$ cat flow/run.sh
#!/bin/bash
# the make line also repeats each setting of config.mk as NAME=value (left out here)
make -C /OpenROAD-flow-scripts/flow DESIGN_CONFIG=/design/flow/config.mk WORK_HOME=/design/flow/orfs CLKGATE_MAP_FILE= finish
$ cat flow/config.mk
export PLATFORM = sky130hd
export DESIGN_NAME = battleship
export DESIGN_NICKNAME = battleship
export VERILOG_FILES = /design/flow/design.v
export SDC_FILE = /design/flow/constraint.sdc
export NUM_CORES = 4
export LEC_CHECK = 0
export ABC_AREA = 1
export CAP_MARGIN = 20
export CORE_MARGIN = 2
export CORE_UTILIZATION = 72
export CTS_CLUSTER_DIAMETER = 63
export CTS_CLUSTER_SIZE = 45
export HOLD_SLACK_MARGIN = -0.09
export MAX_ROUTING_LAYER = met4
export MIN_ROUTING_LAYER = met1
export PLACE_DENSITY_LB_ADDON = 0.03
export SETUP_SLACK_MARGIN = 0.78
export SLEW_MARGIN = 20
export TNS_END_PERCENT = 40
$ cat flow/constraint.sdc
create_clock -name core_clock -period 2.66 [get_ports {clk}]
set_input_delay 0.5320 -clock core_clock [delete_from_list [all_inputs] [get_ports {clk}]]
set_output_delay 0.5320 -clock core_clock [all_outputs]
set_load 0.01 [all_outputs]
$ cat flow/design.v
`timescale 1ns / 1ps
module battleship(
input wire clk,
input wire rst,  
input wire ARDUINO_A0,    
input wire ARDUINO_A1,    
input wire ARDUINO_A2,    
input wire ARDUINO_A3,    
output reg ARDUINO_IO0,   
output reg ARDUINO_IO1,   
output reg ARDUINO_IO2,   
output reg ARDUINO_IO6,   
output reg ARDUINO_IO7,   
output reg ARDUINO_IO8,   
output reg ARDUINO_IO9,   
output reg ARDUINO_IO10,  
output reg ARDUINO_IO11,  
output reg ARDUINO_A4,  
output reg ARDUINO_A5,  
output reg PMOD1_D0_P,  
output reg PMOD1_D0_N,  
output reg PMOD1_D1_P,  
output reg PMOD1_D1_N,  
output reg PMOD1_D2_P,  
output reg PMOD1_D2_N,  
output reg PMOD2_D0_P,  
output reg PMOD2_D0_N,  
output reg PMOD2_D1_P,  
output reg PMOD2_D2_P,  
output reg PMOD2_D2_N,  
output reg PMOD2_D3_P,  
output reg ARDUINO_IO3,   
output reg ARDUINO_IO4,   
output reg ARDUINO_IO5    
);
reg makeBoards;
reg make2DArray;
reg [7:0] playerOneBoard [0:2][0:2];     
reg [1:0] a;  
reg [1:0] b;  
reg [7:0] playerOneSHIPSBoard [0:2][0:2];  
reg [1:0] c;  
reg [1:0] d;  
reg [2:0] numShipsP1;
reg [2:0] hitsP1;
reg [7:0] playerTwoBoard [0:2][0:2];  
reg [1:0] e;  
reg [1:0] f;  
reg [7:0] playerTwoSHIPSBoard [0:2][0:2];  
reg [1:0] g;  
reg [1:0] h;  
reg [2:0] numShipsP2;
reg [2:0] hitsP2;
reg [2:0] playerTurn;
integer i, j;  
reg [3:0] nineStates; 
reg [3:0] nineStates2;
reg [5:0] gameLogicState;
reg [2:0] inputRow;  
reg [2:0] inputCol;  
reg [26:0] customCounter;  
reg customClk; 
reg [26:0] oneSecondCounter;  
reg oneSecondClk; 
reg [1:0] turnOnFirstBoard;
reg [1:0] turnOnSecondBoard;
localparam [26:0] DISP_DIV = 27'd24;
localparam [26:0] GAME_DIV = 27'd1249;
wire customTick    = (customCounter == DISP_DIV) && (customClk == 1'b0);
wire oneSecondTick = (oneSecondCounter == GAME_DIV) && (oneSecondClk == 1'b0);
always@(posedge clk)
begin
if (rst)
    begin
        customClk <= 0;
        customCounter <= 0;
    end
else if (customCounter == DISP_DIV)  
    begin
        customClk <= ~customClk;  
        customCounter <= 0;  
    end
else
    begin
        customCounter <= customCounter + 1;  
    end
end
always@(posedge clk)
begin
if (rst)
    begin
        oneSecondClk <= 0;
        oneSecondCounter <= 0;
    end
else if (oneSecondCounter == GAME_DIV)  
    begin
        oneSecondClk <= ~oneSecondClk;  
        oneSecondCounter <= 0;  
    end
else
    begin
        oneSecondCounter <= oneSecondCounter + 1;  
    end
end
always @ (posedge clk)
begin
if (rst)
begin
    gameLogicState = 0;
    inputRow = 0;
    inputCol = 0;
    numShipsP1 = 0;
    hitsP1 = 0;
    numShipsP2 = 0;
    hitsP2 = 0;
    playerTurn = 1;
    turnOnFirstBoard <= 0;
    turnOnSecondBoard <= 0;
    ARDUINO_A4 = 0;
    ARDUINO_A5 = 0;
end
else if (oneSecondTick)
begin
case (gameLogicState) 
0:  
begin
    for (i = 0; i < 3; i = i + 1) begin
        for (j = 0; j < 3; j = j + 1) begin
            playerOneBoard[i][j] <= 1;
            playerOneSHIPSBoard[i][j] <= 1;
            playerTwoBoard[i][j] <= 1;
            playerTwoSHIPSBoard[i][j] <= 1;
        end
    end
    gameLogicState = gameLogicState + 1;
end
1:  
begin
    ARDUINO_A4 = 1;
    ARDUINO_A5 = 0;
    if (ARDUINO_A0 == 0) 
    begin
        if(ARDUINO_A1 == 0)  
        begin
            inputRow = 0;
        end
        else if(ARDUINO_A2 == 0)  
        begin
            inputRow = 1;
        end
        else if(ARDUINO_A3 == 0)  
        begin
            inputRow = 2;
        end
        gameLogicState = gameLogicState + 1;  
   end 
end
2:  
begin
    ARDUINO_A4 = 0;
    ARDUINO_A5 = 1;
    if (ARDUINO_A0 == 0) 
    begin
        if(ARDUINO_A1 == 0 )  
        begin
            inputCol = 0;
        end
        else if(ARDUINO_A2 == 0)  
        begin
            inputCol = 1;
        end
        else if(ARDUINO_A3 == 0)  
        begin
            inputCol = 2;
        end
        gameLogicState = gameLogicState + 1;  
   end 
end
3:  
begin
    playerOneSHIPSBoard[inputRow][inputCol] <= 2;
    numShipsP1 = numShipsP1 + 1;
    if (numShipsP1 == 2) 
    begin
        gameLogicState = 4;  
    end
    else
    begin
        gameLogicState = 1;  
    end
end
4:  
begin
    ARDUINO_A4 = 1;
    ARDUINO_A5 = 0;
    if (ARDUINO_A0 == 0) 
    begin
        if(ARDUINO_A1 == 0)  
        begin
            inputRow = 0;
        end
        else if(ARDUINO_A2 == 0)  
        begin
            inputRow = 1;
        end
        else if(ARDUINO_A3 == 0)  
        begin
            inputRow = 2;
        end
        gameLogicState = gameLogicState + 1;  
   end 
end
5:  
begin
    ARDUINO_A4 = 0;
    ARDUINO_A5 = 1;
    if (ARDUINO_A0 == 0) 
    begin
        if(ARDUINO_A1 == 0 )  
        begin
            inputCol = 0;
        end
        else if(ARDUINO_A2 == 0)  
        begin
            inputCol = 1;
        end
        else if(ARDUINO_A3 == 0)  
        begin
            inputCol = 2;
        end
        gameLogicState = gameLogicState + 1;  
   end 
end
6:  
begin
    if(inputCol == 2)
    begin
        playerOneSHIPSBoard[inputRow][inputCol-1] <= 2;
        playerOneSHIPSBoard[inputRow][inputCol] <= 2;
    end
    else if (inputCol == 1 || inputCol == 0)
    begin
        playerOneSHIPSBoard[inputRow][inputCol] <= 2;
        playerOneSHIPSBoard[inputRow][inputCol+1] <= 2;
    end
    else
    begin
    end
    gameLogicState = 7;
end
7:  
begin
    ARDUINO_A4 = 1;
    ARDUINO_A5 = 0;
    if (ARDUINO_A0 == 0) 
    begin
        if(ARDUINO_A1 == 0)  
        begin
            inputRow = 0;
        end
        else if(ARDUINO_A2 == 0)  
        begin
            inputRow = 1;
        end
        else if(ARDUINO_A3 == 0)  
        begin
            inputRow = 2;
        end
        gameLogicState = gameLogicState + 1;  
   end 
end
8:  
begin
    ARDUINO_A4 = 0;
    ARDUINO_A5 = 1;
    if (ARDUINO_A0 == 0) 
    begin
        if(ARDUINO_A1 == 0 )  
        begin
            inputCol = 0;
        end
        else if(ARDUINO_A2 == 0)  
        begin
            inputCol = 1;
        end
        else if(ARDUINO_A3 == 0)  
        begin
            inputCol = 2;
        end
        gameLogicState = gameLogicState + 1;  
   end 
end
9:  
begin
    playerTwoSHIPSBoard[inputRow][inputCol] <= 2;
    numShipsP2 = numShipsP2 + 1;
    if (numShipsP2 == 2) 
    begin
        gameLogicState = 10;  
    end
    else
    begin
        gameLogicState = 7;  
    end
end
10:  
begin
    ARDUINO_A4 = 1;
    ARDUINO_A5 = 0;
    if (ARDUINO_A0 == 0) 
    begin
        if(ARDUINO_A1 == 0)  
        begin
            inputRow = 0;
        end
        else if(ARDUINO_A2 == 0)  
        begin
            inputRow = 1;
        end
        else if(ARDUINO_A3 == 0)  
        begin
            inputRow = 2;
        end
        gameLogicState = gameLogicState + 1;  
   end 
end
11:  
begin
    ARDUINO_A4 = 0;
    ARDUINO_A5 = 1;
    if (ARDUINO_A0 == 0) 
    begin
        if(ARDUINO_A1 == 0 )  
        begin
            inputCol = 0;
        end
        else if(ARDUINO_A2 == 0)  
        begin
            inputCol = 1;
        end
        else if(ARDUINO_A3 == 0)  
        begin
            inputCol = 2;
        end
        gameLogicState = gameLogicState + 1;  
   end 
end
12:  
begin
    if(inputCol == 2)
    begin
        playerTwoSHIPSBoard[inputRow][inputCol-1] <= 2;
        playerTwoSHIPSBoard[inputRow][inputCol] <= 2;
    end
    else if (inputCol == 1 || inputCol == 0)
    begin
        playerTwoSHIPSBoard[inputRow][inputCol] <= 2;
        playerTwoSHIPSBoard[inputRow][inputCol+1] <= 2;
    end
    else
    begin
    end
    turnOnFirstBoard <= 1;
    turnOnSecondBoard <= 1;
    gameLogicState = 13;
end
13:  
begin
    ARDUINO_A4 = 1;
    ARDUINO_A5 = 0;
    if (ARDUINO_A0 == 0) 
    begin
        if(ARDUINO_A1 == 0)  
        begin
            inputRow = 0;
        end
        else if(ARDUINO_A2 == 0)  
        begin
            inputRow = 1;
        end
        else if(ARDUINO_A3 == 0)  
        begin
            inputRow = 2;
        end
        gameLogicState = gameLogicState + 1;  
   end 
end
14:  
begin
    ARDUINO_A4 = 0;
    ARDUINO_A5 = 1;
    if (ARDUINO_A0 == 0) 
    begin
        if(ARDUINO_A1 == 0 )  
        begin
            inputCol = 0;
        end
        else if(ARDUINO_A2 == 0)  
        begin
            inputCol = 1;
        end
        else if(ARDUINO_A3 == 0)  
        begin
            inputCol = 2;
        end
        gameLogicState = gameLogicState + 1;  
   end 
end
15:  
begin
    if (playerTurn == 1)
    begin
        if (playerOneSHIPSBoard[inputRow][inputCol] == 2 )
        begin
            playerOneBoard[inputRow][inputCol] <= 2; 
            playerTurn = 2;
            hitsP2 = hitsP2 + 1;
        end
        else 
        begin
            playerOneBoard[inputRow][inputCol] <= 3;
            playerTurn = 2;
        end
    end  
    else
    begin
     if (playerTwoSHIPSBoard[inputRow][inputCol] == 2 )
       begin
           playerTwoBoard[inputRow][inputCol] <= 2;
           playerTurn = 1;
           hitsP1 = hitsP1 + 1;
       end
       else 
       begin
           playerTwoBoard[inputRow][inputCol] <= 3;
           playerTurn = 1;
       end
    end
    if(hitsP2 == 4)
    begin
        turnOnFirstBoard <= 0;
        gameLogicState = 16;  
    end
    else if ( hitsP1 == 4)
    begin
        turnOnSecondBoard <= 0;
        gameLogicState = 16;  
    end
    else
    begin
        gameLogicState = 13;  
    end
end
16: 
begin
   ARDUINO_A4 = 0;
   ARDUINO_A5 = 0;
   if (ARDUINO_A1 == 0 && ARDUINO_A3 == 0 && ARDUINO_A2 == 0)
   begin
       a = 0;
       b = 0;
       c = 0;
       d = 0;
       e = 0;
       f = 0;
       g = 0;
       hitsP1 = 0;
       hitsP2 = 0;
       playerTurn = 1;
       turnOnFirstBoard <= 0;
       turnOnSecondBoard <= 0;
       gameLogicState = 0;
   end
end
default:
begin
end
endcase
end  
end  
always @ (posedge clk)
begin
if (rst)
begin
    nineStates <= 1;
    ARDUINO_IO0 = 0; ARDUINO_IO1 = 0; ARDUINO_IO2 = 0;
    ARDUINO_IO3 = 1; ARDUINO_IO4 = 1; ARDUINO_IO5 = 1;
    ARDUINO_IO6 = 0; ARDUINO_IO7 = 0; ARDUINO_IO8 = 0;
    ARDUINO_IO9 = 0; ARDUINO_IO10 = 0; ARDUINO_IO11 = 0;
end
else if (customTick)
begin
if (turnOnFirstBoard == 1)
begin
case (nineStates)
1:    
begin
    if (playerOneBoard[0][0] == 1)  
    begin
        ARDUINO_IO0 = 1;  
        ARDUINO_IO1 = 0;  
        ARDUINO_IO2 = 0;  
        ARDUINO_IO9 = 0;  
        ARDUINO_IO10 = 0;  
        ARDUINO_IO11 = 0;  
        ARDUINO_IO6 = 0;  
        ARDUINO_IO7 = 0;  
        ARDUINO_IO8 = 0;  
        ARDUINO_IO3 = 0;  
        ARDUINO_IO4 = 1; 
        ARDUINO_IO5 = 1;
    end
    else if ( playerOneBoard[0][0] == 3)
    begin
        ARDUINO_IO0 = 0;  
        ARDUINO_IO1 = 0;  
        ARDUINO_IO2 = 0;  
        ARDUINO_IO9 = 1;  
        ARDUINO_IO10 = 0;  
        ARDUINO_IO11 = 0;  
        ARDUINO_IO6 = 0;  
        ARDUINO_IO7 = 0;  
        ARDUINO_IO8 = 0;  
        ARDUINO_IO3 = 0;  
        ARDUINO_IO4 = 1; 
        ARDUINO_IO5 = 1;
    end
    else if ( playerOneBoard[0][0] == 2)
    begin
        ARDUINO_IO0 = 0;  
        ARDUINO_IO1 = 0;  
        ARDUINO_IO2 = 0;  
        ARDUINO_IO9 = 0;  
        ARDUINO_IO10 = 0;  
        ARDUINO_IO11 = 0;  
        ARDUINO_IO6 = 1;  
        ARDUINO_IO7 = 0;  
        ARDUINO_IO8 = 0;  
        ARDUINO_IO3 = 0;  
        ARDUINO_IO4 = 1; 
        ARDUINO_IO5 = 1;
    end
    else  
    begin
        ARDUINO_IO0 = 0;  
        ARDUINO_IO1 = 0;  
        ARDUINO_IO2 = 0;  
        ARDUINO_IO9 = 0;  
        ARDUINO_IO10 = 0;  
        ARDUINO_IO11 = 0;  
        ARDUINO_IO6 = 0;  
        ARDUINO_IO7 = 0;  
        ARDUINO_IO8 = 0;  
        ARDUINO_IO3 = 1;  
        ARDUINO_IO4 = 1; 
        ARDUINO_IO5 = 1;
       end
end
2:  
begin
    if (playerOneBoard[0][1] == 1)  
    begin
        ARDUINO_IO0 = 0;  
        ARDUINO_IO1 = 1;  
        ARDUINO_IO2 = 0;  
        ARDUINO_IO9 = 0;  
        ARDUINO_IO10 = 0;  
        ARDUINO_IO11 = 0;  
        ARDUINO_IO6 = 0;  
        ARDUINO_IO7 = 0;  
        ARDUINO_IO8 = 0;  
        ARDUINO_IO3 = 0;  
        ARDUINO_IO4 = 1; 
        ARDUINO_IO5 = 1;
    end
    else if ( playerOneBoard[0][1] == 2)
    begin
        ARDUINO_IO0 = 0;  
        ARDUINO_IO1 = 0;  
        ARDUINO_IO2 = 0;  
        ARDUINO_IO9 = 0;  
        ARDUINO_IO10 = 0;  
        ARDUINO_IO11 = 0;  
        ARDUINO_IO6 = 0;  
        ARDUINO_IO7 = 1;  
        ARDUINO_IO8 = 0;  
        ARDUINO_IO3 = 0;  
        ARDUINO_IO4 = 1; 
        ARDUINO_IO5 = 1;
    end
    else if ( playerOneBoard[0][1] == 3)
    begin
        ARDUINO_IO0 = 0;  
        ARDUINO_IO1 = 0;  
        ARDUINO_IO2 = 0;  
        ARDUINO_IO9 = 0;  
        ARDUINO_IO10 = 1;  
        ARDUINO_IO11 = 0;  
        ARDUINO_IO6 = 0;  
        ARDUINO_IO7 = 0;  
        ARDUINO_IO8 = 0;  
        ARDUINO_IO3 = 0;  
        ARDUINO_IO4 = 1; 
        ARDUINO_IO5 = 1;
    end
    else  
    begin
        ARDUINO_IO0 = 0;  
        ARDUINO_IO1 = 0;  
        ARDUINO_IO2 = 0;  
        ARDUINO_IO9 = 0;  
        ARDUINO_IO10 = 0;  
        ARDUINO_IO11 = 0;  
        ARDUINO_IO6 = 0;  
        ARDUINO_IO7 = 0;  
        ARDUINO_IO8 = 0;  
        ARDUINO_IO3 = 1;  
        ARDUINO_IO4 = 1; 
        ARDUINO_IO5 = 1;
       end
end
3:  
begin
    if (playerOneBoard[0][2] == 1)  
    begin
        ARDUINO_IO0 = 0;  
        ARDUINO_IO1 = 0;  
        ARDUINO_IO2 = 1;  
        ARDUINO_IO9 = 0;  
        ARDUINO_IO10 = 0;  
        ARDUINO_IO11 = 0;  
        ARDUINO_IO6 = 0;  
        ARDUINO_IO7 = 0;  
        ARDUINO_IO8 = 0;  
        ARDUINO_IO3 = 0;  
        ARDUINO_IO4 = 1; 
        ARDUINO_IO5 = 1;
    end
    else if ( playerOneBoard[0][2] == 2)
    begin
        ARDUINO_IO0 = 0;  
        ARDUINO_IO1 = 0;  
        ARDUINO_IO2 = 0;  
        ARDUINO_IO9 = 0;  
        ARDUINO_IO10 = 0;  
        ARDUINO_IO11 = 0;  
        ARDUINO_IO6 = 0;  
        ARDUINO_IO7 = 0;  
        ARDUINO_IO8 = 1;  
        ARDUINO_IO3 = 0;  
        ARDUINO_IO4 = 1; 
        ARDUINO_IO5 = 1;
    end
    else if ( playerOneBoard[0][2] == 3)
    begin
        ARDUINO_IO0 = 0;  
        ARDUINO_IO1 = 0;  
        ARDUINO_IO2 = 0;  
        ARDUINO_IO9 = 0;  
        ARDUINO_IO10 = 0;  
        ARDUINO_IO11 = 1;  
        ARDUINO_IO6 = 0;  
        ARDUINO_IO7 = 0;  
        ARDUINO_IO8 = 0;  
        ARDUINO_IO3 = 0;  
        ARDUINO_IO4 = 1; 
        ARDUINO_IO5 = 1;
    end
    else  
    begin
        ARDUINO_IO0 = 0;  
        ARDUINO_IO1 = 0;  
        ARDUINO_IO2 = 0;  
        ARDUINO_IO9 = 0;  
        ARDUINO_IO10 = 0;  
        ARDUINO_IO11 = 0;  
        ARDUINO_IO6 = 0;  
        ARDUINO_IO7 = 0;  
        ARDUINO_IO8 = 0;  
        ARDUINO_IO3 = 1;  
        ARDUINO_IO4 = 1; 
        ARDUINO_IO5 = 1;
       end
end
4:  
begin
    if (playerOneBoard[1][0] == 1)  
    begin
        ARDUINO_IO0 = 1;  
        ARDUINO_IO1 = 0;  
        ARDUINO_IO2 = 0;  
        ARDUINO_IO9 = 0;  
        ARDUINO_IO10 = 0;  
        ARDUINO_IO11 = 0;  
        ARDUINO_IO6 = 0;  
        ARDUINO_IO7 = 0;  
        ARDUINO_IO8 = 0;  
        ARDUINO_IO3 = 1;  
        ARDUINO_IO4 = 0; 
        ARDUINO_IO5 = 1;
    end
    else if ( playerOneBoard[1][0] == 2)
    begin
        ARDUINO_IO0 = 0;  
        ARDUINO_IO1 = 0;  
        ARDUINO_IO2 = 0;  
        ARDUINO_IO9 = 0;  
        ARDUINO_IO10 = 0;  
        ARDUINO_IO11 = 0;  
        ARDUINO_IO6 = 1;  
        ARDUINO_IO7 = 0;  
        ARDUINO_IO8 = 0;  
        ARDUINO_IO3 = 1; 
        ARDUINO_IO4 = 0; 
        ARDUINO_IO5 = 1;
    end
    else if ( playerOneBoard[1][0] == 3)
    begin
        ARDUINO_IO0 = 0;  
        ARDUINO_IO1 = 0;  
        ARDUINO_IO2 = 0;  
        ARDUINO_IO9 = 1;  
        ARDUINO_IO10 = 0;  
        ARDUINO_IO11 = 0;  
        ARDUINO_IO6 = 0;  
        ARDUINO_IO7 = 0;  
        ARDUINO_IO8 = 0;  
        ARDUINO_IO3 = 1; 
        ARDUINO_IO4 = 0;  
        ARDUINO_IO5 = 1;
    end
    else  
    begin
        ARDUINO_IO0 = 0;  
        ARDUINO_IO1 = 0;  
        ARDUINO_IO2 = 0;  
        ARDUINO_IO9 = 0;  
        ARDUINO_IO10 = 0;  
        ARDUINO_IO11 = 0;  
        ARDUINO_IO6 = 0;  
        ARDUINO_IO7 = 0;  
        ARDUINO_IO8 = 0;  
        ARDUINO_IO3 = 1;  
        ARDUINO_IO4 = 1; 
        ARDUINO_IO5 = 1;
       end
end
5:  
begin
    if (playerOneBoard[1][1] == 1)  
    begin
        ARDUINO_IO0 = 0;  
        ARDUINO_IO1 = 1;  
        ARDUINO_IO2 = 0;  
        ARDUINO_IO9 = 0;  
        ARDUINO_IO10 = 0;  
        ARDUINO_IO11 = 0;  
        ARDUINO_IO6 = 0;  
        ARDUINO_IO7 = 0;  
        ARDUINO_IO8 = 0;  
        ARDUINO_IO3 = 1; 
        ARDUINO_IO4 = 0;  
        ARDUINO_IO5 = 1;
    end
    else if ( playerOneBoard[1][1] == 2)
    begin
        ARDUINO_IO0 = 0;  
        ARDUINO_IO1 = 0;  
        ARDUINO_IO2 = 0;  
        ARDUINO_IO9 = 0;  
        ARDUINO_IO10 = 0;  
        ARDUINO_IO11 = 0;  
        ARDUINO_IO6 = 0;  
        ARDUINO_IO7 = 1;  
        ARDUINO_IO8 = 0;  
        ARDUINO_IO3 = 1; 
        ARDUINO_IO4 = 0; 
        ARDUINO_IO5 = 1;
    end
    else if ( playerOneBoard[1][1] == 3)
    begin
        ARDUINO_IO0 = 0;  
        ARDUINO_IO1 = 0;  
        ARDUINO_IO2 = 0;  
        ARDUINO_IO9 = 0;  
        ARDUINO_IO10 = 1;  
        ARDUINO_IO11 = 0;  
        ARDUINO_IO6 = 0;  
        ARDUINO_IO7 = 0;  
        ARDUINO_IO8 = 0;  
        ARDUINO_IO3 = 1; 
        ARDUINO_IO4 = 0;  
        ARDUINO_IO5 = 1;
    end
    else  
    begin
        ARDUINO_IO0 = 0;  
        ARDUINO_IO1 = 0;  
        ARDUINO_IO2 = 0;  
        ARDUINO_IO9 = 0;  
        ARDUINO_IO10 = 0;  
        ARDUINO_IO11 = 0;  
        ARDUINO_IO6 = 0;  
        ARDUINO_IO7 = 0;  
        ARDUINO_IO8 = 0;  
        ARDUINO_IO3 = 1;  
        ARDUINO_IO4 = 1; 
        ARDUINO_IO5 = 1;
       end
end
6:  
begin
    if (playerOneBoard[1][2] == 1)  
    begin
        ARDUINO_IO0 = 0;  
        ARDUINO_IO1 = 0;  
        ARDUINO_IO2 = 1;  
        ARDUINO_IO9 = 0;  
        ARDUINO_IO10 = 0;  
        ARDUINO_IO11 = 0;  
        ARDUINO_IO6 = 0;  
        ARDUINO_IO7 = 0;  
        ARDUINO_IO8 = 0;  
        ARDUINO_IO3 = 1; 
        ARDUINO_IO4 = 0;  
        ARDUINO_IO5 = 1;
    end
    else if ( playerOneBoard[1][2] == 2)
    begin
        ARDUINO_IO0 = 0;  
        ARDUINO_IO1 = 0;  
        ARDUINO_IO2 = 0;  
        ARDUINO_IO9 = 0;  
        ARDUINO_IO10 = 0;  
        ARDUINO_IO11 = 0;  
        ARDUINO_IO6 = 0;  
        ARDUINO_IO7 = 0;  
        ARDUINO_IO8 = 1;  
        ARDUINO_IO3 = 1;  
        ARDUINO_IO4 = 0; 
        ARDUINO_IO5 = 1;
    end
    else if ( playerOneBoard[1][2] == 3)
    begin
        ARDUINO_IO0 = 0;  
        ARDUINO_IO1 = 0;  
        ARDUINO_IO2 = 0;  
        ARDUINO_IO9 = 0;  
        ARDUINO_IO10 = 0;  
        ARDUINO_IO11 = 1;  
        ARDUINO_IO6 = 0;  
        ARDUINO_IO7 = 0;  
        ARDUINO_IO8 = 0;  
        ARDUINO_IO3 = 1; 
        ARDUINO_IO4 = 0;  
        ARDUINO_IO5 = 1;
    end
    else  
    begin
        ARDUINO_IO0 = 0;  
        ARDUINO_IO1 = 0;  
        ARDUINO_IO2 = 0;  
        ARDUINO_IO9 = 0;  
        ARDUINO_IO10 = 0;  
        ARDUINO_IO11 = 0;  
        ARDUINO_IO6 = 0;  
        ARDUINO_IO7 = 0;  
        ARDUINO_IO8 = 0;  
        ARDUINO_IO3 = 1;  
        ARDUINO_IO4 = 1; 
        ARDUINO_IO5 = 1;
       end
end
7:  
begin
    if (playerOneBoard[2][0] == 1)  
    begin
        ARDUINO_IO0 = 1;  
        ARDUINO_IO1 = 0;  
        ARDUINO_IO2 = 0;  
        ARDUINO_IO9 = 0;  
        ARDUINO_IO10 = 0;  
        ARDUINO_IO11 = 0;  
        ARDUINO_IO6 = 0;  
        ARDUINO_IO7 = 0;  
        ARDUINO_IO8 = 0;  
        ARDUINO_IO3 = 1; 
        ARDUINO_IO4 = 1; 
        ARDUINO_IO5 = 0;  
    end
    else if ( playerOneBoard[2][0] == 2)
    begin
        ARDUINO_IO0 = 0;  
        ARDUINO_IO1 = 0;  
        ARDUINO_IO2 = 0;  
        ARDUINO_IO9 = 0;  
        ARDUINO_IO10 = 0;  
        ARDUINO_IO11 = 0;  
        ARDUINO_IO6 = 1;  
        ARDUINO_IO7 = 0;  
        ARDUINO_IO8 = 0;  
        ARDUINO_IO3 = 1; 
        ARDUINO_IO4 = 1; 
        ARDUINO_IO5 = 0;
    end
    else if ( playerOneBoard[2][0] == 3)
    begin
        ARDUINO_IO0 = 0;  
        ARDUINO_IO1 = 0;  
        ARDUINO_IO2 = 0;  
        ARDUINO_IO9 = 1;  
        ARDUINO_IO10 = 0;  
        ARDUINO_IO11 = 0;  
        ARDUINO_IO6 = 0;  
        ARDUINO_IO7 = 0;  
        ARDUINO_IO8 = 0;  
        ARDUINO_IO3 = 1; 
        ARDUINO_IO4 = 1; 
        ARDUINO_IO5 = 0;  
    end
    else  
    begin
        ARDUINO_IO0 = 0;  
        ARDUINO_IO1 = 0;  
        ARDUINO_IO2 = 0;  
        ARDUINO_IO9 = 0;  
        ARDUINO_IO10 = 0;  
        ARDUINO_IO11 = 0;  
        ARDUINO_IO6 = 0;  
        ARDUINO_IO7 = 0;  
        ARDUINO_IO8 = 0;  
        ARDUINO_IO3 = 1;  
        ARDUINO_IO4 = 1; 
        ARDUINO_IO5 = 1;
       end
end
8:  
begin
    if (playerOneBoard[2][1] == 1)  
    begin
        ARDUINO_IO0 = 0;  
        ARDUINO_IO1 = 1;  
        ARDUINO_IO2 = 0;  
        ARDUINO_IO9 = 0;  
        ARDUINO_IO10 = 0;  
        ARDUINO_IO11 = 0;  
        ARDUINO_IO6 = 0;  
        ARDUINO_IO7 = 0;  
        ARDUINO_IO8 = 0;  
        ARDUINO_IO3 = 1; 
        ARDUINO_IO4 = 1; 
        ARDUINO_IO5 = 0;  
    end
    else if ( playerOneBoard[2][1] == 2)
    begin
        ARDUINO_IO0 = 0;  
        ARDUINO_IO1 = 0;  
        ARDUINO_IO2 = 0;  
        ARDUINO_IO9 = 0;  
        ARDUINO_IO10 = 0;  
        ARDUINO_IO11 = 0;  
        ARDUINO_IO6 = 0;  
        ARDUINO_IO7 = 1;  
        ARDUINO_IO8 = 0;  
        ARDUINO_IO3 = 1; 
        ARDUINO_IO4 = 1; 
        ARDUINO_IO5 = 0;
    end
    else if ( playerOneBoard[2][1] == 3)
    begin
        ARDUINO_IO0 = 0;  
        ARDUINO_IO1 = 0;  
        ARDUINO_IO2 = 0;  
        ARDUINO_IO9 = 0;  
        ARDUINO_IO10 = 1;  
        ARDUINO_IO11 = 0;  
        ARDUINO_IO6 = 0;  
        ARDUINO_IO7 = 0;  
        ARDUINO_IO8 = 0;  
        ARDUINO_IO3 = 1; 
        ARDUINO_IO4 = 1; 
        ARDUINO_IO5 = 0;  
    end
    else  
    begin
        ARDUINO_IO0 = 0;  
        ARDUINO_IO1 = 0;  
        ARDUINO_IO2 = 0;  
        ARDUINO_IO9 = 0;  
        ARDUINO_IO10 = 0;  
        ARDUINO_IO11 = 0;  
        ARDUINO_IO6 = 0;  
        ARDUINO_IO7 = 0;  
        ARDUINO_IO8 = 0;  
        ARDUINO_IO3 = 1;  
        ARDUINO_IO4 = 1; 
        ARDUINO_IO5 = 1;
       end
end
9:  
begin
    if (playerOneBoard[2][2] == 1)  
    begin
        ARDUINO_IO0 = 0;  
        ARDUINO_IO1 = 0;  
        ARDUINO_IO2 = 1;  
        ARDUINO_IO9 = 0;  
        ARDUINO_IO10 = 0;  
        ARDUINO_IO11 = 0;  
        ARDUINO_IO6 = 0;  
        ARDUINO_IO7 = 0;  
        ARDUINO_IO8 = 0;  
        ARDUINO_IO3 = 1; 
        ARDUINO_IO4 = 1; 
        ARDUINO_IO5 = 0;  
    end
    else if ( playerOneBoard[2][2] == 2)
    begin
        ARDUINO_IO0 = 0;  
        ARDUINO_IO1 = 0;  
        ARDUINO_IO2 = 0;  
        ARDUINO_IO9 = 0;  
        ARDUINO_IO10 = 0;  
        ARDUINO_IO11 = 0;  
        ARDUINO_IO6 = 0;  
        ARDUINO_IO7 = 0;  
        ARDUINO_IO8 = 1;  
        ARDUINO_IO3 = 1; 
        ARDUINO_IO4 = 1; 
        ARDUINO_IO5 = 0;
    end
    else if ( playerOneBoard[2][2] == 3)
    begin
        ARDUINO_IO0 = 0;  
        ARDUINO_IO1 = 0;  
        ARDUINO_IO2 = 0;  
        ARDUINO_IO9 = 0;  
        ARDUINO_IO10 = 0;  
        ARDUINO_IO11 = 1;  
        ARDUINO_IO6 = 0;  
        ARDUINO_IO7 = 0;  
        ARDUINO_IO8 = 0;  
        ARDUINO_IO3 = 1; 
        ARDUINO_IO4 = 1; 
        ARDUINO_IO5 = 0;  
    end
    else  
    begin
        ARDUINO_IO0 = 0;  
        ARDUINO_IO1 = 0;  
        ARDUINO_IO2 = 0;  
        ARDUINO_IO9 = 0;  
        ARDUINO_IO10 = 0;  
        ARDUINO_IO11 = 0;  
        ARDUINO_IO6 = 0;  
        ARDUINO_IO7 = 0;  
        ARDUINO_IO8 = 0;  
        ARDUINO_IO3 = 1;  
        ARDUINO_IO4 = 1; 
        ARDUINO_IO5 = 1;
       end
end
default:  
begin
    ARDUINO_IO0 = 0;    
    ARDUINO_IO1 = 0;    
    ARDUINO_IO2 = 0;     
    ARDUINO_IO3 = 1;    
    ARDUINO_IO4 = 1;   
    ARDUINO_IO5 = 1;    
    ARDUINO_IO9 = 0;  
    ARDUINO_IO10 = 0;  
    ARDUINO_IO11 = 0;  
    ARDUINO_IO6 = 0;  
    ARDUINO_IO7 = 0;  
    ARDUINO_IO8 = 0;  
end
endcase
end  
nineStates <= nineStates + 1;
if (nineStates >= 10 )
begin
    nineStates <= 1;
end
end  
end  
always @ (posedge clk)
begin
if (rst)
begin
    nineStates2 <= 1;
    PMOD1_D0_P = 0; PMOD1_D0_N = 0; PMOD1_D1_P = 0;
    PMOD1_D1_N = 0; PMOD1_D2_P = 0; PMOD1_D2_N = 0;
    PMOD2_D0_P = 0; PMOD2_D0_N = 0; PMOD2_D1_P = 0;
    PMOD2_D2_P = 1; PMOD2_D2_N = 1; PMOD2_D3_P = 1;
end
else if (customTick)
begin
if (turnOnSecondBoard == 1)
begin
case (nineStates2)
1:    
begin
    if (playerTwoBoard[0][0] == 1)  
    begin
        PMOD1_D1_N = 1;  
        PMOD1_D2_P = 0;  
        PMOD1_D2_N = 0;  
        PMOD1_D0_P = 0;  
        PMOD1_D0_N = 0;  
        PMOD1_D1_P = 0;  
        PMOD2_D0_P = 0;  
        PMOD2_D0_N = 0;  
        PMOD2_D1_P = 0;  
        PMOD2_D2_P = 0;  
        PMOD2_D2_N = 1; 
        PMOD2_D3_P = 1;
    end
    else if ( playerTwoBoard[0][0] == 3)
    begin
        PMOD1_D1_N = 0;  
        PMOD1_D2_P = 0;  
        PMOD1_D2_N = 0;  
        PMOD1_D0_P = 1;  
        PMOD1_D0_N = 0;  
        PMOD1_D1_P = 0;  
        PMOD2_D0_P = 0;  
        PMOD2_D0_N = 0;  
        PMOD2_D1_P = 0;  
        PMOD2_D2_P = 0;  
        PMOD2_D2_N = 1; 
        PMOD2_D3_P = 1;
    end
    else if ( playerTwoBoard[0][0] == 2)
    begin
        PMOD1_D1_N = 0;  
        PMOD1_D2_P = 0;  
        PMOD1_D2_N = 0;  
        PMOD1_D0_P = 0;  
        PMOD1_D0_N = 0;  
        PMOD1_D1_P = 0;  
        PMOD2_D0_P = 1;  
        PMOD2_D0_N = 0;  
        PMOD2_D1_P = 0;  
        PMOD2_D2_P = 0;  
        PMOD2_D2_N = 1; 
        PMOD2_D3_P = 1;
    end
    else  
    begin
        PMOD1_D1_N = 0;  
        PMOD1_D2_P = 0;  
        PMOD1_D2_N = 0;  
        PMOD1_D0_P = 0;  
        PMOD1_D0_N = 0;  
        PMOD1_D1_P = 0;  
        PMOD2_D0_P = 0;  
        PMOD2_D0_N = 0;  
        PMOD2_D1_P = 0;  
        PMOD2_D2_P = 1;  
        PMOD2_D2_N = 1; 
        PMOD2_D3_P = 1;
       end
end
2:  
begin
    if (playerTwoBoard[0][1] == 1)  
    begin
        PMOD1_D1_N = 0;  
        PMOD1_D2_P = 1;  
        PMOD1_D2_N = 0;  
        PMOD1_D0_P = 0;  
        PMOD1_D0_N = 0;  
        PMOD1_D1_P = 0;  
        PMOD2_D0_P = 0;  
        PMOD2_D0_N = 0;  
        PMOD2_D1_P = 0;  
        PMOD2_D2_P = 0;  
        PMOD2_D2_N = 1; 
        PMOD2_D3_P = 1;
    end
    else if ( playerTwoBoard[0][1] == 2)
    begin
        PMOD1_D1_N = 0;  
        PMOD1_D2_P = 0;  
        PMOD1_D2_N = 0;  
        PMOD1_D0_P = 0;  
        PMOD1_D0_N = 0;  
        PMOD1_D1_P = 0;  
        PMOD2_D0_P = 0;  
        PMOD2_D0_N = 1;  
        PMOD2_D1_P = 0;  
        PMOD2_D2_P = 0;  
        PMOD2_D2_N = 1; 
        PMOD2_D3_P = 1;
    end
    else if ( playerTwoBoard[0][1] == 3)
    begin
        PMOD1_D1_N = 0;  
        PMOD1_D2_P = 0;  
        PMOD1_D2_N = 0;  
        PMOD1_D0_P = 0;  
        PMOD1_D0_N = 1;  
        PMOD1_D1_P = 0;  
        PMOD2_D0_P = 0;  
        PMOD2_D0_N = 0;  
        PMOD2_D1_P = 0;  
        PMOD2_D2_P = 0;  
        PMOD2_D2_N = 1; 
        PMOD2_D3_P = 1;
    end
    else  
    begin
        PMOD1_D1_N = 0;  
        PMOD1_D2_P = 0;  
        PMOD1_D2_N = 0;  
        PMOD1_D0_P = 0;  
        PMOD1_D0_N = 0;  
        PMOD1_D1_P = 0;  
        PMOD2_D0_P = 0;  
        PMOD2_D0_N = 0;  
        PMOD2_D1_P = 0;  
        PMOD2_D2_P = 1;  
        PMOD2_D2_N = 1; 
        PMOD2_D3_P = 1;
       end
end
3:  
begin
    if (playerTwoBoard[0][2] == 1)  
    begin
        PMOD1_D1_N = 0;  
        PMOD1_D2_P = 0;  
        PMOD1_D2_N = 1;  
        PMOD1_D0_P = 0;  
        PMOD1_D0_N = 0;  
        PMOD1_D1_P = 0;  
        PMOD2_D0_P = 0;  
        PMOD2_D0_N = 0;  
        PMOD2_D1_P = 0;  
        PMOD2_D2_P = 0;  
        PMOD2_D2_N = 1; 
        PMOD2_D3_P = 1;
    end
    else if ( playerTwoBoard[0][2] == 2)
    begin
        PMOD1_D1_N = 0;  
        PMOD1_D2_P = 0;  
        PMOD1_D2_N = 0;  
        PMOD1_D0_P = 0;  
        PMOD1_D0_N = 0;  
        PMOD1_D1_P = 0;  
        PMOD2_D0_P = 0;  
        PMOD2_D0_N = 0;  
        PMOD2_D1_P = 1;  
        PMOD2_D2_P = 0;  
        PMOD2_D2_N = 1; 
        PMOD2_D3_P = 1;
    end
    else if ( playerTwoBoard[0][2] == 3)
    begin
        PMOD1_D1_N = 0;  
        PMOD1_D2_P = 0;  
        PMOD1_D2_N = 0;  
        PMOD1_D0_P = 0;  
        PMOD1_D0_N = 0;  
        PMOD1_D1_P = 1;  
        PMOD2_D0_P = 0;  
        PMOD2_D0_N = 0;  
        PMOD2_D1_P = 0;  
        PMOD2_D2_P = 0;  
        PMOD2_D2_N = 1; 
        PMOD2_D3_P = 1;
    end
    else  
    begin
        PMOD1_D1_N = 0;  
        PMOD1_D2_P = 0;  
        PMOD1_D2_N = 0;  
        PMOD1_D0_P = 0;  
        PMOD1_D0_N = 0;  
        PMOD1_D1_P = 0;  
        PMOD2_D0_P = 0;  
        PMOD2_D0_N = 0;  
        PMOD2_D1_P = 0;  
       PMOD2_D2_P = 1;  
       PMOD2_D2_N = 1; 
       PMOD2_D3_P = 1;
       end
end
4:  
begin
    if (playerTwoBoard[1][0] == 1)  
    begin
        PMOD1_D1_N = 1;  
        PMOD1_D2_P = 0;  
        PMOD1_D2_N = 0;  
        PMOD1_D0_P = 0;  
        PMOD1_D0_N = 0;  
        PMOD1_D1_P = 0;  
        PMOD2_D0_P = 0;  
        PMOD2_D0_N = 0;  
        PMOD2_D1_P = 0;  
        PMOD2_D2_P = 1;  
        PMOD2_D2_N = 0; 
        PMOD2_D3_P = 1;
    end
    else if ( playerTwoBoard[1][0] == 2)
    begin
        PMOD1_D1_N = 0;  
        PMOD1_D2_P = 0;  
        PMOD1_D2_N = 0;  
        PMOD1_D0_P = 0;  
        PMOD1_D0_N = 0;  
        PMOD1_D1_P = 0;  
        PMOD2_D0_P = 1;  
        PMOD2_D0_N = 0;  
        PMOD2_D1_P = 0;  
        PMOD2_D2_P = 1;  
        PMOD2_D2_N = 0; 
        PMOD2_D3_P = 1;
    end
    else if ( playerTwoBoard[1][0] == 3)
    begin
        PMOD1_D1_N = 0;  
        PMOD1_D2_P = 0;  
        PMOD1_D2_N = 0;  
        PMOD1_D0_P = 1;  
        PMOD1_D0_N = 0;  
        PMOD1_D1_P = 0;  
        PMOD2_D0_P = 0;  
        PMOD2_D0_N = 0;  
        PMOD2_D1_P = 0;  
        PMOD2_D2_P = 1;  
        PMOD2_D2_N = 0; 
        PMOD2_D3_P = 1;
    end
    else  
    begin
        PMOD1_D1_N = 0;  
        PMOD1_D2_P = 0;  
        PMOD1_D2_N = 0;  
        PMOD1_D0_P = 0;  
        PMOD1_D0_N = 0;  
        PMOD1_D1_P = 0;  
        PMOD2_D0_P = 0;  
        PMOD2_D0_N = 0;  
        PMOD2_D1_P = 0;  
        PMOD2_D2_P = 1;  
        PMOD2_D2_N = 1; 
        PMOD2_D3_P = 1;
       end
end
5:  
begin
    if (playerTwoBoard[1][1] == 1)  
    begin
        PMOD1_D1_N = 0;  
        PMOD1_D2_P = 1;  
        PMOD1_D2_N = 0;  
        PMOD1_D0_P = 0;  
        PMOD1_D0_N = 0;  
        PMOD1_D1_P = 0;  
        PMOD2_D0_P = 0;  
        PMOD2_D0_N = 0;  
        PMOD2_D1_P = 0;  
        PMOD2_D2_P = 1;  
        PMOD2_D2_N = 0; 
        PMOD2_D3_P = 1;
    end
    else if ( playerTwoBoard[1][1] == 2)
    begin
        PMOD1_D1_N = 0;  
        PMOD1_D2_P = 0;  
        PMOD1_D2_N = 0;  
        PMOD1_D0_P = 0;  
        PMOD1_D0_N = 0;  
        PMOD1_D1_P = 0;  
        PMOD2_D0_P = 0;  
        PMOD2_D0_N = 1;  
        PMOD2_D1_P = 0;  
        PMOD2_D2_P = 1;  
        PMOD2_D2_N = 0; 
        PMOD2_D3_P = 1;
    end
    else if ( playerTwoBoard[1][1] == 3)
    begin
        PMOD1_D1_N = 0;  
        PMOD1_D2_P = 0;  
        PMOD1_D2_N = 0;  
        PMOD1_D0_P = 0;  
        PMOD1_D0_N = 1;  
        PMOD1_D1_P = 0;  
        PMOD2_D0_P = 0;  
        PMOD2_D0_N = 0;  
        PMOD2_D1_P = 0;  
        PMOD2_D2_P = 1;  
        PMOD2_D2_N = 0; 
        PMOD2_D3_P = 1;
    end
    else  
    begin
        PMOD1_D1_N = 0;  
        PMOD1_D2_P = 0;  
        PMOD1_D2_N = 0;  
        PMOD1_D0_P = 0;  
        PMOD1_D0_N = 0;  
        PMOD1_D1_P = 0;  
        PMOD2_D0_P = 0;  
        PMOD2_D0_N = 0;  
        PMOD2_D1_P = 0;  
        PMOD2_D2_P = 1; 
        PMOD2_D2_N = 1; 
        PMOD2_D3_P = 1;
       end
end
6:  
begin
    if (playerTwoBoard[1][2] == 1)  
    begin
        PMOD1_D1_N = 0;  
        PMOD1_D2_P = 0;  
        PMOD1_D2_N = 1;  
        PMOD1_D0_P = 0;  
        PMOD1_D0_N = 0;  
        PMOD1_D1_P = 0;  
        PMOD2_D0_P = 0;  
        PMOD2_D0_N = 0;  
        PMOD2_D1_P = 0;  
        PMOD2_D2_P = 1;  
        PMOD2_D2_N = 0; 
        PMOD2_D3_P = 1;
    end
    else if ( playerTwoBoard[1][2] == 2)
    begin
        PMOD1_D1_N = 0;  
        PMOD1_D2_P = 0;  
        PMOD1_D2_N = 0;  
        PMOD1_D0_P = 0;  
        PMOD1_D0_N = 0;  
        PMOD1_D1_P = 0;  
        PMOD2_D0_P = 0;  
        PMOD2_D0_N = 0;  
        PMOD2_D1_P = 1;  
        PMOD2_D2_P = 1;  
        PMOD2_D2_N = 0; 
        PMOD2_D3_P = 1;
    end
    else if ( playerTwoBoard[1][2] == 3)
    begin
        PMOD1_D1_N = 0;  
        PMOD1_D2_P = 0;  
        PMOD1_D2_N = 0;  
        PMOD1_D0_P = 0;  
        PMOD1_D0_N = 0;  
        PMOD1_D1_P = 1;  
        PMOD2_D0_P = 0;  
        PMOD2_D0_N = 0;  
        PMOD2_D1_P = 0;  
        PMOD2_D2_P = 1;  
        PMOD2_D2_N = 0; 
        PMOD2_D3_P = 1;
    end
    else  
    begin
        PMOD1_D1_N = 0;  
        PMOD1_D2_P = 0;  
        PMOD1_D2_N = 0;  
        PMOD1_D0_P = 0;  
        PMOD1_D0_N = 0;  
        PMOD1_D1_P = 0;  
        PMOD2_D0_P = 0;  
        PMOD2_D0_N = 0;  
        PMOD2_D1_P = 0;  
        PMOD2_D2_P = 1;  
        PMOD2_D2_N = 1; 
        PMOD2_D3_P = 1;
       end
end
7:  
begin
    if (playerTwoBoard[2][0] == 1)  
    begin
        PMOD1_D1_N = 1;  
        PMOD1_D2_P = 0;  
        PMOD1_D2_N = 0;  
        PMOD1_D0_P = 0;  
        PMOD1_D0_N = 0;  
        PMOD1_D1_P = 0;  
        PMOD2_D0_P = 0;  
        PMOD2_D0_N = 0;  
        PMOD2_D1_P = 0;  
        PMOD2_D2_P = 1;  
        PMOD2_D2_N = 1; 
        PMOD2_D3_P = 0; 
    end
    else if ( playerTwoBoard[2][0] == 2)
    begin
        PMOD1_D1_N = 0;  
        PMOD1_D2_P = 0;  
        PMOD1_D2_N = 0;  
        PMOD1_D0_P = 0;  
        PMOD1_D0_N = 0;  
        PMOD1_D1_P = 0;  
        PMOD2_D0_P = 1;  
        PMOD2_D0_N = 0;  
        PMOD2_D1_P = 0;  
        PMOD2_D2_P = 1;  
        PMOD2_D2_N = 1; 
        PMOD2_D3_P = 0;
    end
    else if ( playerTwoBoard[2][0] == 3)
    begin
        PMOD1_D1_N = 0;  
        PMOD1_D2_P = 0;  
        PMOD1_D2_N = 0;  
        PMOD1_D0_P = 1;  
        PMOD1_D0_N = 0;  
        PMOD1_D1_P = 0;  
        PMOD2_D0_P = 0;  
        PMOD2_D0_N = 0;  
        PMOD2_D1_P = 0;  
        PMOD2_D2_P = 1;  
        PMOD2_D2_N = 1; 
        PMOD2_D3_P = 0;
    end
    else  
    begin
        PMOD1_D1_N = 0;  
        PMOD1_D2_P = 0;  
        PMOD1_D2_N = 0;  
        PMOD1_D0_P = 0;  
        PMOD1_D0_N = 0;  
        PMOD1_D1_P = 0;  
        PMOD2_D0_P = 0;  
        PMOD2_D0_N = 0;  
        PMOD2_D1_P = 0;  
        PMOD2_D2_P = 1;  
        PMOD2_D2_N = 1; 
        PMOD2_D3_P = 1;
       end
end
8:  
begin
    if (playerTwoBoard[2][1] == 1)  
    begin
        PMOD1_D1_N = 0;  
        PMOD1_D2_P = 1;  
        PMOD1_D2_N = 0;  
        PMOD1_D0_P = 0;  
        PMOD1_D0_N = 0;  
        PMOD1_D1_P = 0;  
        PMOD2_D0_P = 0;  
        PMOD2_D0_N = 0;  
        PMOD2_D1_P = 0;  
        PMOD2_D2_P = 1;  
        PMOD2_D2_N = 1; 
        PMOD2_D3_P = 0;
    end
    else if ( playerTwoBoard[2][1] == 2)
    begin
        PMOD1_D1_N = 0;  
        PMOD1_D2_P = 0;  
        PMOD1_D2_N = 0;  
        PMOD1_D0_P = 0;  
        PMOD1_D0_N = 0;  
        PMOD1_D1_P = 0;  
        PMOD2_D0_P = 0;  
        PMOD2_D0_N = 1;  
        PMOD2_D1_P = 0;  
        PMOD2_D2_P = 1;  
        PMOD2_D2_N = 1; 
        PMOD2_D3_P = 0;
    end
    else if ( playerTwoBoard[2][1] == 3)
    begin
        PMOD1_D1_N = 0;  
        PMOD1_D2_P = 0;  
        PMOD1_D2_N = 0;  
        PMOD1_D0_P = 0;  
        PMOD1_D0_N = 1;  
        PMOD1_D1_P = 0;  
        PMOD2_D0_P = 0;  
        PMOD2_D0_N = 0;  
        PMOD2_D1_P = 0;  
        PMOD2_D2_P = 1;  
        PMOD2_D2_N = 1; 
        PMOD2_D3_P = 0;
    end
    else  
    begin
        PMOD1_D1_N = 0;  
        PMOD1_D2_P = 0;  
        PMOD1_D2_N = 0;  
        PMOD1_D0_P = 0;  
        PMOD1_D0_N = 0;  
        PMOD1_D1_P = 0;  
        PMOD2_D0_P = 0;  
        PMOD2_D0_N = 0;  
        PMOD2_D1_P = 0;  
        PMOD2_D2_P = 1;  
        PMOD2_D2_N = 1; 
        PMOD2_D3_P = 1;
       end
end
9:  
begin
    if (playerTwoBoard[2][2] == 1)  
    begin
        PMOD1_D1_N = 0;  
        PMOD1_D2_P = 0;  
        PMOD1_D2_N = 1;  
        PMOD1_D0_P = 0;  
        PMOD1_D0_N = 0;  
        PMOD1_D1_P = 0;  
        PMOD2_D0_P = 0;  
        PMOD2_D0_N = 0;  
        PMOD2_D1_P = 0;  
        PMOD2_D2_P = 1;  
        PMOD2_D2_N = 1; 
        PMOD2_D3_P = 0;
    end
    else if ( playerTwoBoard[2][2] == 2)
    begin
        PMOD1_D1_N = 0;  
        PMOD1_D2_P = 0;  
        PMOD1_D2_N = 0;  
        PMOD1_D0_P = 0;  
        PMOD1_D0_N = 0;  
        PMOD1_D1_P = 0;  
        PMOD2_D0_P = 0;  
        PMOD2_D0_N = 0;  
        PMOD2_D1_P = 1;  
        PMOD2_D2_P = 1;  
        PMOD2_D2_N = 1; 
        PMOD2_D3_P = 0;
    end
    else if ( playerTwoBoard[2][2] == 3)
    begin
        PMOD1_D1_N = 0;  
        PMOD1_D2_P = 0;  
        PMOD1_D2_N = 0;  
        PMOD1_D0_P = 0;  
        PMOD1_D0_N = 0;  
        PMOD1_D1_P = 1;  
        PMOD2_D0_P = 0;  
        PMOD2_D0_N = 0;  
        PMOD2_D1_P = 0;  
        PMOD2_D2_P = 1;  
        PMOD2_D2_N = 1; 
        PMOD2_D3_P = 0;
    end
    else  
    begin
        PMOD1_D1_N = 0;  
        PMOD1_D2_P = 0;  
        PMOD1_D2_N = 0;  
        PMOD1_D0_P = 0;  
        PMOD1_D0_N = 0;  
        PMOD1_D1_P = 0;  
        PMOD2_D0_P = 0;  
        PMOD2_D0_N = 0;  
        PMOD2_D1_P = 0;  
        PMOD2_D2_P = 1;  
        PMOD2_D2_N = 1; 
        PMOD2_D3_P = 0;
       end
end
default:  
begin
    PMOD1_D1_N = 0;  
    PMOD1_D2_P = 0;  
    PMOD1_D2_N = 0;  
    PMOD2_D2_P = 1;  
    PMOD2_D2_N = 1;  
    PMOD2_D3_P = 1;  
    PMOD1_D0_P = 0;  
    PMOD1_D0_N = 0;  
    PMOD1_D1_P = 0;  
    PMOD2_D0_P = 0;  
    PMOD2_D0_N = 0;  
    PMOD2_D1_P = 0;  
end
endcase
end
nineStates2 <= nineStates2 + 1;
if (nineStates2 >= 10 )
begin
    nineStates2 <= 1;
end
end  
end  
endmodule 
==> flow_metrics.rpt, run 1 <==
==== FLOW RESULTS ====
----------------------------------------------------
[Synthesis]
  Most area-consuming cells after synthesis ........................ dfxtp_1, nand2_1, inv_1, nor2_1, edfxtp_1
  Cell count in the Yosys report ........................ about 1500
  Multiplexer share of the synthesized area ........................ 0%
  Fraction of the mapped netlist area in adder cells ........................ about 4.4%
  Cell with the most instances after synthesis ........................ nand2_1
  Average footprint of a synthesized cell ........................ a little under 7 sq um
  Simple-gate area share of the yosys netlist ........................ between 30 and 40%
  Post-synthesis register bit count ........................ approximately 190
  Post-synthesis cell area ........................ a little over 10000 sq um
  Compound-cell area share of the yosys netlist ........................ between 10% and 20%
  Synth top cells by count ........................ nand2_1, inv_1, nor2_1, dfxtp_1, nand3_1
  Yosys warning tally ........................ 1
  Primary flip-flop cell chosen by synthesis mapping ........................ dfxtp_1
  Xor and xnor fraction of the mapped netlist area ........................ under 10%
  Post-synthesis chip area from yosys ........................ a little over 10000 sq um
  EDFF count, synth ........................ 18
  Main kind of combinational logic by area ........................ simple AND/OR/NAND/NOR gates
  Syn Inst Count ........................ about 1500
  Distinct cell type count after synthesis ........................ 52
  Syn_nets ........................ about 1500
  Async S/R FF share, synth ........................ 0%
  Cell taking the most area after synthesis ........................ dfxtp_1
  Portion of the post-synthesis area used by sequential elements ........................ 38.0%
  Fraction of synthesized cell area taken by the top area cell type ........................ 32.8%

[Floorplanning]
  Die width ........................ 124 um
  Area of the core ........................ between 10000 and 15000 sq um
  Die Area ........................ 15400 sq um
  Initial Util ........................ 74.2%
  Die Y-Extent ........................ approximately 120 um
  Io pins ........................ 32
  Number of standard-cell rows in the floorplan ........................ ~43

[Clocking]
  Buffer cell driving the clock tree root ........................ clkbuf_16
  Htree depth ........................ 4
  CTS buffer count ........................ 17
  TritonCTS Sinks ........................ between 150 and 200
  Maximum buffer depth of the clock tree ........................ 2

[Status]
  Outcome ........................ stopped before the end
  Exit stage ........................ global routing
  Tool error ........................ [ERROR GRT-0232] Routing congestion too high. Check the congestion heatmap in the GUI.

[GRT]
  Combined global-route utilization of all metal layers ........................ a little over two thirds
  Total congestion overflow after global routing ........................ 4

[Placement]
  Half-perimeter wire length after detailed placement ........................ roughly 19 mm
  Cell total after placement ........................ roughly 1800
  Input/output buffers ........................ 31
  Post-Place Worst Slack ........................ -204 ps
  Routability-driven placement congestion ratio ........................ approximately 0.96

----------------------------------------------------
==> metrics by stage <==
stage / power, mW / cell area [sq um]
2_1_floorplan: 3.10 / 10500
3_3_place_gp: 3.15 / 11500
3_5_place_dp: 3.15 / 11500
4_1_cts: 5.71 / 12600
==> layer usage <==
layer	overflow	global-route usage [%]
met1	0	69.8
met2	2	88.8
met3	0	49.3
met4	2	69.0
met5	-	-
==> what timing repair did <==
action	CTS
pin swaps	66
hold buffers	0
buffers inserted	9
setup endpoints to repair	198
resized	151
cloned	0
==> run 2, diff against run 1 <==
CORE_UTILIZATION = 67   (was 72)
CTS_CLUSTER_DIAMETER = not set   (was 63)
CTS_CLUSTER_SIZE = 100   (was 45)
HOLD_SLACK_MARGIN = not set   (was -0.09)
MAX_ROUTING_LAYER = not set   (was met4)
MIN_ROUTING_LAYER = not set   (was met1)
PLACE_DENSITY_LB_ADDON = not set   (was 0.03)
SETUP_SLACK_MARGIN = not set   (was 0.78)
TNS_END_PERCENT = not set   (was 40)
clock period = 3.18 ns   (was 2.66 ns; I/O delays follow)
==> flow_metrics.rpt, run 2 <==
IMPLEMENTATION SUMMARY REPORT
----------------------------------------------------
[Pwr]
  Group drawing the most power ........................ sequential cells
  P_leak ........................ 5.24 nW
  Net load switching power ........................ 1.12 mW
  Clock group total power ........................ 2.08 mW
  Largest vdd supply drop ........................ 0.377 mV
  Power, Total ........................ ~4.7 mW
  Part of the power in the clock network ........................ 44.6%
  Total power per unit cell area ........................ approximately 400 nW/um^2
  Comb. pwr ........................ 0.138 mW
  Share of total power in combinational logic ........................ roughly 3%
  Seq pwr share ........................ between 50% and 60%
  Internal Power ........................ roughly 3.5 mW
  Reported sequential group power ........................ approximately 2.4 mW
  Switching share of power ........................ around 24%

[Placement]
  Input/output buffers ........................ 31
  Post-Place Worst Slack ........................ roughly 74 ps
  Cell total after placement ........................ approximately 1700
  Half-perimeter wire length after detailed placement ........................ between 15 and 20 mm
  Routability-driven placement congestion ratio ........................ approximately 0.93

[Clocking]
  Late-Pin Clk Latency ........................ between 400 and 500 ps
  Htree depth ........................ 4
  TritonCTS Sinks ........................ 188
  Buffer cell driving the clock tree root ........................ clkbuf_16
  Clk pin slew, worst setup/hold paths ........................ 70 ps
  Maximum buffer depth of the clock tree ........................ 2
  Clock tree from TritonCTS ........................ built
  CTS buffer count ........................ 17

[Synthesis]
  Portion of the post-synthesis area used by sequential elements ........................ a little under two fifths
  Multiplexer share of the synthesized area ........................ 0%
  Post-synthesis chip area from yosys ........................ around 10000 sq um
  Fraction of the mapped netlist area in adder cells ........................ under 10%
  Fraction of synthesized cell area taken by the top area cell type ........................ about a third
  Post-synthesis cell area ........................ slightly above 10000 sq um
  Cell taking the most area after synthesis ........................ dfxtp_1
  Synth top cells by count ........................ nand2_1, inv_1, nor2_1, dfxtp_1, nand3_1
  Compound-cell area share of the yosys netlist ........................ roughly an eighth
  Cell with the most instances after synthesis ........................ nand2_1
  Syn_nets ........................ 1549
  Most area-consuming cells after synthesis ........................ dfxtp_1, nand2_1, inv_1, nor2_1, edfxtp_1
  Cell count in the Yosys report ........................ ~1500
  Distinct cell type count after synthesis ........................ between 50 and 60
  EDFF count, synth ........................ 18
  Main kind of combinational logic by area ........................ simple AND/OR/NAND/NOR gates
  Xor and xnor fraction of the mapped netlist area ........................ around 1.9%
  Average footprint of a synthesized cell ........................ between 6 and 7 sq um
  Yosys warning tally ........................ 1
  Post-synthesis register bit count ........................ approximately 190
  Simple-gate area share of the yosys netlist ........................ approximately 34%
  Syn Inst Count ........................ approximately 1500
  Async S/R FF share, synth ........................ 0%
  Primary flip-flop cell chosen by synthesis mapping ........................ dfxtp_1

[Floorplanning]
  Die Y-Extent ........................ around 130 um
  Io pins ........................ 32
  Die Area ........................ 16500 sq um
  Area of the core ........................ roughly 15000 sq um
  Die width ........................ 128 um
  Number of standard-cell rows in the floorplan ........................ 45
  Initial Util ........................ roughly 69%

[Final timing]
  Max-slew violation count ........................ 0
  RSZ-0062 raised after global routing ........................ true
  Hold Violations, Final ........................ 0
  Measured slew at the worst slew-check pin ........................ 642 ps
  Maximum frequency from static timing analysis ........................ ~330 MHz
  Slew HR ........................ 56.1%
  Shortest clock period the worst path allows after layout ........................ between 3000 and 4000 ps
  Post-layout period usage ........................ between 90% and 100%
  Final setup violation count ........................ 0
  Final WS setup ........................ between 100 and 150 ps
  Clock skew after layout ........................ roughly 10 ps

[GRT]
  First-pass GRT wire length ........................ ~42 mm
  Via count of the first global-routing pass ........................ roughly 9100
  Maximum number of pins on one net before global-route repair ........................ about 46
  Combined global-route utilization of all metal layers ........................ 31.4%
  Total congestion overflow after global routing ........................ 0
  Initial antenna violation count ........................ 0

[Finish]
  Area growth, synth to finish ........................ 12.2%
  End-of-flow core utilization ........................ between 70 and 80%
  Number of nets in the layout ........................ roughly 1600
  Non-filler instance count after layout ........................ ~1800

[Setup path]
  Critical path endpoint category ........................ flop
  Buffers plus inverters on the worst setup path ........................ 3
  Critical path's slowest cell ........................ fa_2
  Delay of the slowest cell on the worst path ........................ around 650 ps
  Crit path kind ........................ reg2reg
  Capture instance of the worst register-to-register path ........................ gameLogicState[0]
  Data required time at the worst endpoint ........................ between 3000 and 4000 ps
  Startpoint of the worst setup timing path ........................ inputRow[2]
  Critical Path, Cell by Cell ........................ inv_1, ha_1, fa_2, inv_4, nor2_4, buf_4, nand2_1, nand3_1, nor2_1, nand2_1, nand3_2, nand3_1, nand2_1, nor2_2, nand2_2, nand3_2, nand4_1, nor2_1, nor2_1
  Critical Path AT ........................ 3380 ps
  Worst-path maximum fanout ........................ 7
  Critical path capture point ........................ gameLogicState[0]
  Worst R2R Start ........................ inputRow[2]
  R2r setup slk ........................ around 130 ps
  Family of cells with the greatest summed delay on the critical path ........................ simple AND/OR/NAND/NOR gates
  Cell count of the worst reg-to-reg path ........................ 19
  Type of origin of the critical path ........................ flop
  Depth of the critical timing path with buffers and inverters included ........................ 19

[Route]
  Via count ........................ ~10000
  DRC violations left ........................ 0
  Antenna fix cells ........................ 0
  Detailed router's first-iteration violation count ........................ slightly above 800
  Number of nets still failing antenna checks after routing ........................ 0
  Routed wire length per instance ........................ 14.5 um
  Iteration count of the initial detailed-routing pass ........................ 6
  Ratio of routed vias to standard cells ........................ about 5.7
  Routed WL ........................ between 20 and 30 mm

[Run]
  Max-capacitance violation count ........................ 0
  Tool warnings ........................ approximately 49

[Status]
  Outcome ........................ no timing/DRC/antenna violations

[Worst hold path]
  Worst min-delay path startpoint ........................ PMOD2_D3_P
  Worst min-delay path endpoint ........................ PMOD2_D3_P
  Number of stages on the worst hold path ........................ 2
  Worst min-delay path class ........................ reg2reg

----------------------------------------------------
[run 2: per-stage QoR]
step                TNS (ps)  hold slack [ps]  cell area [sq um]
floorplan                  0              424              10400
global route            -203              493              11600
global placement           0              442              11000
detailed placement         0              455              11000
finish                     0              473              11600
CTS                        0              474              11600
[run 2: area by class of cell]
class	count	area, sq um
clock buffers	18	450
repair buffers	56	493
multi-input cells	1043	5440
fillers	1197	3500
flip-flops and latches	188	3950
clock inverters	14	126
well taps	188	235
inverters	253	957
[run 2: routing by layer]
metal / up-vias / global-route usage, % / wire length [um]
met5: - / 0 / 0
met1: 4532 / 41.9 / 11300
met2: 362 / 51.8 / 11900
met4: 0 / 10.3 / 582
li1: 4995 / - / -
met3: 60 / 5.90 / 1660
[run 2: timing repair]
action | CTS | global route
endpoints found under the setup margin | 0 | 45
hold endpoints to repair | 0 | 0
buffers inserted | 0 | 2
hold buffers | 0 | 0
resized | 0 | 24
==> run 3, diff against run 2 <==
ABC_AREA = not set   (was 1)
CORE_ASPECT_RATIO = 0.5   (was not set)
CORE_MARGIN = 7   (was 2)
CORE_UTILIZATION = 71   (was 67)
CTS_CLUSTER_DIAMETER = 63   (was not set)
CTS_CLUSTER_SIZE = 45   (was 100)
MAX_ROUTING_LAYER = met4   (was not set)
MIN_ROUTING_LAYER = met1   (was not set)
PLACE_DENSITY_LB_ADDON = 0.03   (was not set)
SETUP_SLACK_MARGIN = 1.26   (was not set)
clock period = 4.6 ns   (was 3.18 ns; I/O delays follow)
==> flow_metrics.rpt, run 3 <==
IMPLEMENTATION SUMMARY REPORT
----------------------------------------------------
[Status]
  Outcome ........................ no timing/DRC/antenna violations

[Final timing]
  Clock skew after layout ........................ between 20 and 25 ps
  Measured slew at the worst slew-check pin ........................ a little over 1000 ps
  Worst slack on hold paths ........................ 467 ps
  Slew HR ........................ between 30% and 40%
  RSZ-0062 raised after global routing ........................ true
  Final WS setup ........................ ~1000 ps
  Max-slew violation count ........................ 0
  Sum of negative setup slack ........................ 0 ps

[Worst hold path]
  Worst min-delay path class ........................ reg2reg
  Worst min-delay path startpoint ........................ playerOneSHIPSBoard[8][0]
  Number of stages on the worst hold path ........................ 2

[Placement]
  Post-Place Worst Slack ........................ 645 ps

[Floorplanning]
  Die Y-Extent ........................ a little under 100 um
  Initial Util ........................ between 70 and 80%
  Die Area ........................ about 17000 sq um
  Area of the core ........................ between 10000 and 15000 sq um
  Io pins ........................ 32
  Number of standard-cell rows in the floorplan ........................ 29

[Route]
  Number of nets still failing antenna checks after routing ........................ 0
  Detailed router's first-iteration violation count ........................ ~1100
  Routed wire length per instance ........................ approximately 19 um
  Iteration count of the initial detailed-routing pass ........................ 6
  Via count ........................ a little over 9000
  Routed WL ........................ roughly 26 mm
  DRC violations left ........................ 0
  Antenna fix cells ........................ 0

[Finish]
  FILL cells ........................ between 700 and 800

[Setup path]
  Cell count of the worst reg-to-reg path ........................ 12
  Capture instance of the worst register-to-register path ........................ playerTwoSHIPSBoard[8][0]
  Critical Path AT ........................ around 3900 ps
  Data required time at the worst endpoint ........................ between 4000 and 5000 ps
  Startpoint of the worst setup timing path ........................ inputRow[2]
  Crit path kind ........................ reg2reg
  Worst-path maximum fanout ........................ 5
  R2r setup slk ........................ between 1000 and 1500 ps
  Critical Path, Cell by Cell ........................ fa_1, ha_2, inv_2, fa_2, xor2_2, and3_4, a311o_1, a2111oi_4, buf_4, nand2_1, o41ai_4, a21oi_1
  Family of cells with the greatest summed delay on the critical path ........................ adder cells
  Delay of the slowest cell on the worst path ........................ ~570 ps
  Worst R2R Start ........................ inputRow[2]

[Clocking]
  Clock tree from TritonCTS ........................ built
  Htree depth ........................ 4
  TritonCTS Sinks ........................ 188
  Clk pin slew, worst setup/hold paths ........................ approximately 80 ps
  Buffer cell driving the clock tree root ........................ clkbuf_16

[Synthesis]
  Cell taking the most area after synthesis ........................ dfxtp_1
  Distinct cell type count after synthesis ........................ just under 80
  Syn Inst Count ........................ ~1200
  EDFF count, synth ........................ 18
  Xor and xnor fraction of the mapped netlist area ........................ under 10%
  Compound-cell area share of the yosys netlist ........................ between 10% and 20%
  Async S/R FF share, synth ........................ 0%
  Multiplexer share of the synthesized area ........................ under 10%
  Fraction of the mapped netlist area in adder cells ........................ 4.72%
  Simple-gate area share of the yosys netlist ........................ about 28%
  Portion of the post-synthesis area used by sequential elements ........................ 40.9%
  Main kind of combinational logic by area ........................ simple AND/OR/NAND/NOR gates
  Syn_nets ........................ 1205
  Yosys warning tally ........................ 1
  Fraction of synthesized cell area taken by the top area cell type ........................ roughly a third

[GRT]
  Maximum number of pins on one net before global-route repair ........................ 45
  GR Layer Usage met1 ........................ between 30% and 40%
  M2 GR Usage ........................ between 40% and 50%
  Initial antenna violation count ........................ 0

[Pwr]
  P_leak ........................ between 4 and 5 nW
  Group drawing the most power ........................ sequential cells
  Internal Power ........................ between 2 and 2.5 mW
  Seq pwr share ........................ between 50% and 60%
  Power, Total ........................ around 3.2 mW
  Clock group total power ........................ 1.43 mW

[Run]
  Max-capacitance violation count ........................ 0

----------------------------------------------------
run 3: stage by stage:
step | instances | utilization, % | area [sq um]
finish | 1375 | 85.2 | 11000
global route | 1375 | 85.2 | 11000
CTS | 1367 | 83.7 | 10800
detailed placement | 1321 | 77.5 | 10000
global placement | 1321 | 77.5 | 10000
floorplan | 1165 | - | 9650
run 3: cell type report:
class	count	area, sq um	share of cell area, %
Sequential cell	188	3950	35.8
Multi-Input combinational cell	882	5600	50.8
Tap cell	170	213	1.93
Inverter	41	154	1.40
Timing Repair Buffer	62	553	5.01
Clock inverter	13	108	0.975
Clock buffer	19	454	4.12
run 3: repair_timing:
item / in CTS / in global routing
buffers inserted: 14 / 8
setup endpoints to repair: 78 / 89
gates cloned: 0 / 0
hold buffers: 0 / 0
pin swaps: 12 / 22
gates resized: 35 / 30
run 3: layer usage:
metal / vias to the layer above / share of wire (%) / wire [um]
met5: - / 0 / 0
met4: 0 / 3.6 / 928
met3: 132 / 10 / 2710
met2: 598 / 44 / 11300
met1: 4220 / 42 / 10900
li1: 4165 / - / -
Power and IR drop assume default switching activity.
